// top
module top(
	input clk,
	input rst,
	input valid,
	input dir,
	input signed [31:0] n,
	output [31:0] zeroCount,
	output signed [31:0] xOut
);
	reg signed [31:0] xReg;
	wire signed [31:0] xNext;
	always @(posedge clk or posedge rst)begin
		if(rst) xReg<=32'sd50;
		else if(valid) xReg<=xNext;
	end
	assign xOut=xReg;
	wire signed[31:0] signedN;
	assign signedN=dir? n: -n;
	wire signed [31:0] addOut;
	wire signed [31:0] modOut;
	wire signed [31:0] normOut;
	wire zeroHit;
	adder uAdd(.a(xReg), .b(signedN), .sum(addOut));
	modulo uMod(.in(addOut), .out(modOut));
	normalize uNorm(.in(modOut), .out(normOut));
	comparator uCmp(.in(normOut), .zero(zeroHit));
	assign xNext=normOut;
	counter uCnt(
		.clk(clk),
		.rst(rst),
		.inc(valid&zeroHit),
		.count(zeroCount)
	);
endmodule
Size in the first run: about 2100 cells after synthesis, ~100 I/O pins, about 13000 µm² of cells after synthesis.
Settings: LEC_CHECK=0, ABC_AREA=1, CAP_MARGIN=20, CORE_MARGIN=2, CORE_UTILIZATION=72, CTS_CLUSTER_DIAMETER=229, MAX_ROUTING_LAYER=met4, PLACE_DENSITY_LB_ADDON=0.2, SLEW_MARGIN=20, TNS_END_PERCENT=5; clock period 19.3 ns.
run.sh (not shown) runs the stock make flow with config.mk's settings and CLKGATE_MAP_FILE=.
The first run never finished: it broke off in clock tree synthesis, error DPL-0033.
Change:
Settings changed: ABC_AREA 1 to not set, CORE_UTILIZATION 72 to 40, CTS_CLUSTER_DIAMETER 229 to not set, MAX_ROUTING_LAYER met4 to not set, PLACE_DENSITY_LB_ADDON 0.2 to not set, TNS_END_PERCENT 5 to not set.
Clock period 19.3 ns to 32.6 ns, I/O delays scaled along.
- The new run completed without violations
- area after synthesis grows by 4.1%
- synthesized cell count decreases by 18%
- die area climbs by 85%
Change:
Settings changed: CORE_UTILIZATION 40 to 70, CTS_CLUSTER_SIZE set to 32, PLACE_DENSITY_LB_ADDON set to 0.0.
Clock period 32.6 ns to 11.6 ns, I/O delays scaled along.
With this change the flow ended with an error in detailed placement (DPL-0038).
Die area drops by well over a third.
Synthesized area is unchanged.
Synthesized cell count is unchanged.
Change:
Settings changed: ABC_AREA set to 1, CORE_UTILIZATION 70 to 69, CTS_CLUSTER_SIZE 32 to 99, PLACE_DENSITY_LB_ADDON 0.0 to not set, TNS_END_PERCENT set to 5.
Clock period 11.6 ns to 22.1 ns, I/O delays scaled along.
This time the run produced a layout that fails on negative setup slack.
Synthesized area fell by 4.0%.
Synthesized cell count rose by 22%.
Die area fell by 2.5%.

========
v11:
Starting RTL as in the previous note.
Settings: LEC_CHECK=0, CAP_MARGIN=20, CELL_PAD_IN_SITES_DETAIL_PLACEMENT=2, CELL_PAD_IN_SITES_GLOBAL_PLACEMENT=1, CORE_ASPECT_RATIO=1.84, CORE_MARGIN=8, CORE_UTILIZATION=20, CTS_CLUSTER_DIAMETER=330, CTS_CLUSTER_SIZE=37, GPL_ROUTABILITY_DRIVEN=0, GPL_TIMING_DRIVEN=0, MAX_ROUTING_LAYER=met5, MIN_ROUTING_LAYER=met2, PLACE_DENSITY=0.41, SLEW_MARGIN=40, TNS_END_PERCENT=35; clock period 21.2 ns.
v11 had finished all stages when the layout checks came back failing, citing negative setup slack.
What v41 does differently from v11 at the input level:
# v11
export LEC_CHECK = 0
export CAP_MARGIN = 20
export CELL_PAD_IN_SITES_DETAIL_PLACEMENT = 2
export CELL_PAD_IN_SITES_GLOBAL_PLACEMENT = 1
export CORE_ASPECT_RATIO = 1.84
export CORE_MARGIN = 8
export CORE_UTILIZATION = 20
export CTS_CLUSTER_DIAMETER = 330
export CTS_CLUSTER_SIZE = 37
export GPL_ROUTABILITY_DRIVEN = 0
export GPL_TIMING_DRIVEN = 0
export MAX_ROUTING_LAYER = met5
export MIN_ROUTING_LAYER = met2
export PLACE_DENSITY = 0.41
export SLEW_MARGIN = 40
export TNS_END_PERCENT = 35
create_clock -name core_clock -period 21.2 [get_ports {clk}]
# v41
export LEC_CHECK = 0
export ABC_AREA = 1
export CAP_MARGIN = 20
export CORE_MARGIN = 2
export CORE_UTILIZATION = 72
export SLEW_MARGIN = 20
export TNS_END_PERCENT = 10
create_clock -name core_clock -period 14.9 [get_ports {clk}]
Results
Of the runs v11 and v41, none of them finished clean. Compared with v11, v41 shows placed instance area higher by about 2%. Post-synth area from yosys stat, v11 and v41: smaller value in v41. Synthesized area, v41 vs v11: down by a few percent. v11 and v41 ended up with nearly the same share of synthesized registers carrying an async set or reset. | synthesized-area fraction occupied by adder cells | v41 vs v11 | 0.45 points lower |. Simple-gate share of the synthesized area: lower on v11. When v41 is measured against v11, its post-synthesis cell count turns out about 22% higher. v41 ends up with lower area inside the core boundary than v11 does.
[inputs] v39 vs v41
# v41
export LEC_CHECK = 0
export ABC_AREA = 1
export CAP_MARGIN = 20
export CORE_MARGIN = 2
export CORE_UTILIZATION = 72
export SLEW_MARGIN = 20
export TNS_END_PERCENT = 10
create_clock -name core_clock -period 14.9 [get_ports {clk}]
# v39
export LEC_CHECK = 0
export CAP_MARGIN = 20
export CORE_MARGIN = 2
export CORE_UTILIZATION = 40
export SLEW_MARGIN = 20
create_clock -name core_clock -period 34.0 [get_ports {clk}]
Notes after the runs:
v39: no failed stages, no open violations at the end
For height of the die, dividing the value from v41 by the value from v39 gives 0.74.
Diff v41 -> v39: area after synthesis increased by 4.1% relative to the old numbers; synthesized chip area reported by yosys increased by 4.1% relative to the old numbers; HPWL reported at the end of detailed placement decreased by about 17% relative to the old numbers; net count after synthesis decreased by 388 relative to the old numbers.
#### Input delta (v42 over v39)
# v39
export LEC_CHECK = 0
export CAP_MARGIN = 20
export CORE_MARGIN = 2
export CORE_UTILIZATION = 40
export SLEW_MARGIN = 20
create_clock -name core_clock -period 34.0 [get_ports {clk}]
# v42
export LEC_CHECK = 0
export ABC_AREA = 0
export CAP_MARGIN = 20
export CELL_PAD_IN_SITES_GLOBAL_PLACEMENT = 0
export CORE_ASPECT_RATIO = 0.5
export CORE_MARGIN = 2
export CORE_UTILIZATION = 62
export CTS_CLUSTER_DIAMETER = 397
export CTS_CLUSTER_SIZE = 98
export HOLD_SLACK_MARGIN = 0.27
export SETUP_SLACK_MARGIN = -1.74
export SLEW_MARGIN = 20
create_clock -name core_clock -period 34.0 [get_ports {clk}]
## What came out
The via count in v42 was higher than what v39 gave.
The area growth from synthesis to layout reported for v42 is smaller than that of v39 by 2.2 points.
In v42 relative to v39, total number of placement rows had gone down by more than a quarter.
Taking v39 as the reference, in v42 proportion of cell area occupied by registers went up by 0.21 points; post-layout period usage of the worst path grew by 3.5 points.
Global-route usage sits higher in v42 than in v39.
v42 vs v39 — number of vias per cell after detailed routing rose 11%.
The final reports for v42 and v39 show die size lower in the former.
The following lists how v51 was set up differently from v42:
# v42
export LEC_CHECK = 0
export ABC_AREA = 0
export CAP_MARGIN = 20
export CELL_PAD_IN_SITES_GLOBAL_PLACEMENT = 0
export CORE_ASPECT_RATIO = 0.5
export CORE_MARGIN = 2
export CORE_UTILIZATION = 62
export CTS_CLUSTER_DIAMETER = 397
export CTS_CLUSTER_SIZE = 98
export HOLD_SLACK_MARGIN = 0.27
export SETUP_SLACK_MARGIN = -1.74
export SLEW_MARGIN = 20
create_clock -name core_clock -period 34.0 [get_ports {clk}]
# v51
export LEC_CHECK = 0
export CAP_MARGIN = 10
export CORE_ASPECT_RATIO = 0.73
export CORE_MARGIN = 5
export CORE_UTILIZATION = 21
export CTS_CLUSTER_DIAMETER = 179
export GPL_TIMING_DRIVEN = 0
export HOLD_SLACK_MARGIN = -0.05
export MAX_ROUTING_LAYER = met4
export MIN_ROUTING_LAYER = met2
export PLACE_DENSITY_LB_ADDON = 0.23
export SLEW_MARGIN = 20
export TNS_END_PERCENT = 5
create_clock -name core_clock -period 34.0 [get_ports {clk}]
Notes after the runs:
- Against v42, v51 comes in about 45% higher on buffer count excluding the clock tree in the final layout.
- On largest fanout on the critical path: v51 sits below v42.
- The number of input and output port buffers inserted of v51 falls short of that of v42 by 1.
- Measured against each other, v51 and v42 differ in critical path depth, the lower figure coming from v42.
- Total inserted antenna cells: v51 vs v42 identical
- Delta(worst setup slack, v51 - v42) > 0

========
red:
The RTL this note starts from:
==> flow/design.v <==
`timescale 1ns/1ps
module top(
	input clk,
	input rst,
	input valid,
	input dir,
	input signed [31:0] n,
	output [31:0] zeroCount,
	output signed [31:0] xOut
);
	reg signed [31:0] xReg;
	wire signed [31:0] xNext;
	always @(posedge clk or posedge rst)begin
		if(rst) xReg<=32'sd50;
		else if(valid) xReg<=xNext;
	end
	assign xOut=xReg;
	wire signed[31:0] signedN;
	assign signedN=dir? n: -n;
	wire signed [31:0] addOut;
	wire signed [31:0] modOut;
	wire signed [31:0] normOut;
	wire zeroHit;
	adder uAdd(.a(xReg), .b(signedN), .sum(addOut));
	modulo uMod(.in(addOut), .out(modOut));
	normalize uNorm(.in(modOut), .out(normOut));
	comparator uCmp(.in(normOut), .zero(zeroHit));
	assign xNext=normOut;
	counter uCnt(
		.clk(clk),
		.rst(rst),
		.inc(valid&zeroHit),
		.count(zeroCount)
	);
endmodule
module adder(
	input signed [31:0] a,
	input signed [31:0] b,
	output signed [31:0] sum
);
	assign sum=a+b;
endmodule
module modulo(
	input signed [31:0] in,
	output signed [31:0] out
);
	assign out=in%100;
endmodule
module normalize(
	input signed [31:0] in,
	output signed [31:0] out
);
	assign out=(in<0)? (in+100): in;
endmodule
module comparator(
	input signed [31:0] in,
	output zero
);
	assign zero = (in==0);
endmodule
module counter(
	input clk,
	input rst,
	input inc,
	output reg [31:0] count
);
	always @(posedge clk or posedge rst)begin
		if(rst) count<=32'd0;
		else if(inc) count<=count+1;
	end
endmodule
make LEC_CHECK=0 ABC_AREA=1 CAP_MARGIN=20 CORE_MARGIN=2 CORE_UTILIZATION=71 CTS_CLUSTER_DIAMETER=195 CTS_CLUSTER_SIZE=31 HOLD_SLACK_MARGIN=-0.1 SETUP_SLACK_MARGIN=-0.3 SLEW_MARGIN=20 finish   # period 27.6 ns
--- input diff red..blue ---
==> flow/config.mk <==
export PLATFORM = sky130hd
export DESIGN_NAME = top
export DESIGN_NICKNAME = top
export VERILOG_FILES = /design/flow/design.v
export SDC_FILE = /design/flow/constraint.sdc
export NUM_CORES = 4
export LEC_CHECK = 0
export CAP_MARGIN = 20
export CORE_MARGIN = 2
export CORE_UTILIZATION = 61
export SLEW_MARGIN = 20
==> flow/constraint.sdc <==
create_clock -name core_clock -period 11.6 [get_ports {clk}]
set_input_delay 2.3200 -clock core_clock [delete_from_list [all_inputs] [get_ports {clk}]]
set_output_delay 2.3200 -clock core_clock [all_outputs]
set_load 0.01 [all_outputs]
[summary]
blue vs red: total cell area reported by yosys after synthesis up by a few percent. Total number of placement rows was higher in blue than in red. Re AND-OR/OR-AND share of the synthesized area: blue is 33 points up on red. blue did not make it past clock tree synthesis, where a tool error ended it. Diff red -> blue | floorplan net count | decrease of 18%. On blue: multiplexer area fraction after synthesis is 3.2 points higher than what red gave. Looking at synthesized-area fraction occupied by adder cells, blue sits 0.45 points above red. In blue, the last weighted congestion value of the routability-driven placer came out 0.59% below the value in red.
Setup changes, blue to green
-- flow/config.mk --
<<< blue, line 9
export CORE_MARGIN = 2
export CORE_UTILIZATION = 61
export SLEW_MARGIN = 20
>>> green, line 9
export CORE_MARGIN = 2
export CORE_UTILIZATION = 59
export SLEW_MARGIN = 20
==> flow/constraint.sdc <==
create_clock -name core_clock -period 22.7 [get_ports {clk}]
set_input_delay 4.5400 -clock core_clock [delete_from_list [all_inputs] [get_ports {clk}]]
set_output_delay 4.5400 -clock core_clock [all_outputs]
set_load 0.01 [all_outputs]
[summary]
Stage in which a tool error killed green: global routing. Number of storage elements in the synthesis netlist essentially unchanged between blue and green. Compared with blue, in green post-placement cell count moved down; overall die area grew by about 3.3%; synthesized area level. Against blue, green reports a core outline area that is higher. Changes observed in green relative to blue: weighted congestion at the end of routability-driven global placement went down 0.0059; floorplan die height went up about 1.6%; worst-case setup slack after placement went up 8.76 ns.
The following lists how orange was set up differently from green:
-- flow/config.mk --
<<< green, line 9
export CORE_MARGIN = 2
export CORE_UTILIZATION = 59
export SLEW_MARGIN = 20
>>> orange, line 9
export CORE_MARGIN = 2
export CORE_UTILIZATION = 72
export CTS_CLUSTER_SIZE = 39
export SLEW_MARGIN = 20
==> flow/constraint.sdc <==
create_clock -name core_clock -period 15.5 [get_ports {clk}]
set_input_delay 3.1000 -clock core_clock [delete_from_list [all_inputs] [get_ports {clk}]]
set_output_delay 3.1000 -clock core_clock [all_outputs]
set_load 0.01 [all_outputs]
Findings:
Reported for orange and green, simple-gate share of the synthesized area turned out identical to the last digit. Stage in which a tool error killed green: global routing. Stage in which a tool error killed orange: detailed placement. Row overall die width: orange lower / green higher. Per the comparison of orange with green, initial core utilization rose 13 points, final weighted congestion in routability-driven placement moved up, die size decreased by 18% relative to the old numbers, cell row count went down about 9%.

========
## alpha
Starts from the design.v that is shown in full above.
export LEC_CHECK = 0
export ABC_AREA = 1
export CAP_MARGIN = 20
export CELL_PAD_IN_SITES_DETAIL_PLACEMENT = 1
export CELL_PAD_IN_SITES_GLOBAL_PLACEMENT = 1
export CORE_ASPECT_RATIO = 1.84
export CORE_MARGIN = 8
export CORE_UTILIZATION = 20
export CTS_CLUSTER_DIAMETER = 330
export CTS_CLUSTER_SIZE = 37
export GPL_ROUTABILITY_DRIVEN = 0
export GPL_TIMING_DRIVEN = 0
export HOLD_SLACK_MARGIN = 0.16
export MAX_ROUTING_LAYER = met5
export MIN_ROUTING_LAYER = met2
export PLACE_DENSITY = 0.41
export SETUP_SLACK_MARGIN = -2.0
export SLEW_MARGIN = 10
export TNS_END_PERCENT = 100
create_clock -name core_clock -period 48.4 [get_ports {clk}]
Having completed the whole flow, alpha delivered a layout that passed the timing, DRC and antenna checks.
Setup changes, alpha to beta
Settings: ABC_AREA changed from 1 to 0; SLEW_MARGIN changed from 10 to 15; SETUP_SLACK_MARGIN removed (was -2.0).
==> results <==
First-pass GRT wire length in beta vs alpha: up about 14%
When the final numbers for beta and alpha were put side by side, the sum of routed wire length over all layers turned out to be greater in beta.
On beta: core utilization is 0.23 points lower than what alpha gave.
| global-route total usage across every layer | higher: beta |
[compare] base=alpha new=beta: first-iteration DRC count climbed 58; synthesized area divided by synthesized cell count rose 27%; cell area grew by about 3.4%.
Compared to alpha, beta reaches a lower achievable clock.
Comparing beta and alpha, the higher xor and xnor area share after synthesis was measured on beta.
Looking at area of the die, beta sits above alpha.
Slew of the pin with the lowest slew margin: beta higher than alpha

========
## cedar
Starts from the design.v that is shown in full above.
==> flow/config.mk <==
export PLATFORM = sky130hd
export DESIGN_NAME = top
export DESIGN_NICKNAME = top
export VERILOG_FILES = /design/flow/design.v
export SDC_FILE = /design/flow/constraint.sdc
export NUM_CORES = 4
export LEC_CHECK = 0
export CAP_MARGIN = 20
export CORE_MARGIN = 9
export CORE_UTILIZATION = 59
export CTS_CLUSTER_SIZE = 100
export GPL_ROUTABILITY_DRIVEN = 0
export SETUP_SLACK_MARGIN = -2.0
export SLEW_MARGIN = 20
export TNS_END_PERCENT = 15
==> flow/constraint.sdc <==
create_clock -name core_clock -period 34.0 [get_ports {clk}]
set_input_delay 6.8000 -clock core_clock [delete_from_list [all_inputs] [get_ports {clk}]]
set_output_delay 6.8000 -clock core_clock [all_outputs]
set_load 0.01 [all_outputs]
Input-level comparison between ember and cedar:
Settings: clearing SETUP_SLACK_MARGIN, which used to be -2.0; swapping 9 for 2 in CORE_MARGIN; putting GPL_TIMING_DRIVEN at 0 where nothing was set; swapping 59 for 40 in CORE_UTILIZATION; putting MAX_ROUTING_LAYER at met4 where nothing was set; clearing GPL_ROUTABILITY_DRIVEN, which used to be 0; clearing TNS_END_PERCENT, which used to be 15; clearing CTS_CLUSTER_SIZE, which used to be 100; swapping 20 for 25 in CAP_MARGIN; putting CTS_CLUSTER_DIAMETER at 274 where nothing was set.
[summary]
Re overall routing resource usage: ember is 3.3 points down on cedar. ember: share of the core filled with cells lower than cedar. sky130_fd_sc_hd__o311ai_1 as the cell with the largest stage delay on the worst path was reported by cedar, and sky130_fd_sc_hd__a2111oi_0 by ember. Re non-clock buffer count: cedar was lower than ember. Diff cedar and ember: worst setup slack for register-to-register paths lower in cedar. Delta (ember minus cedar): layout filler cell count rose 1,360, routed wire length went up 1800 µm. From cedar to ember the numbers moved as follows: data required time at the worst endpoint went up by 0.03 ns, die size went up by 6700 µm².
The inputs of willow differ from those of ember as listed below.
Settings: GPL_TIMING_DRIVEN no longer set, was 0; CELL_PAD_IN_SITES_GLOBAL_PLACEMENT now 1, previously not set; SETUP_SLACK_MARGIN now -1.18, previously not set; ABC_AREA now 0, previously not set; CORE_ASPECT_RATIO now 0.5, previously not set; MAX_ROUTING_LAYER no longer set, was met4; CTS_CLUSTER_DIAMETER now 77, was 274; CAP_MARGIN now 20, was 25.
ember ended up with sky130_fd_sc_hd__a2111oi_0 as its cell at the slowest stage of the critical path; willow ended up with sky130_fd_sc_hd__o21ai_4. willow vs. ember: total length of routed wires increased 4.2%, maximum clock insertion buffer count essentially unchanged, wire length of the first global-routing pass increased 3.0%, area overhead of the layout relative to synthesis decreased 1.3 points.
For quartz, these inputs were changed with respect to willow:
Settings: SETUP_SLACK_MARGIN changed from -1.18 to -1.65; CTS_CLUSTER_SIZE newly set to 98; CTS_CLUSTER_DIAMETER changed from 77 to 391; CELL_PAD_IN_SITES_GLOBAL_PLACEMENT changed from 1 to 0; CORE_UTILIZATION changed from 40 to 62.
--- outcome ---
Compared quartz vs willow, and minimum clock period after layout is up in quartz.
Comparing quartz against willow, there is no change at all in flop count.
Routed wire length delta for quartz relative to willow: 4.3% lower
| wire length of the first global-routing pass | higher: willow |
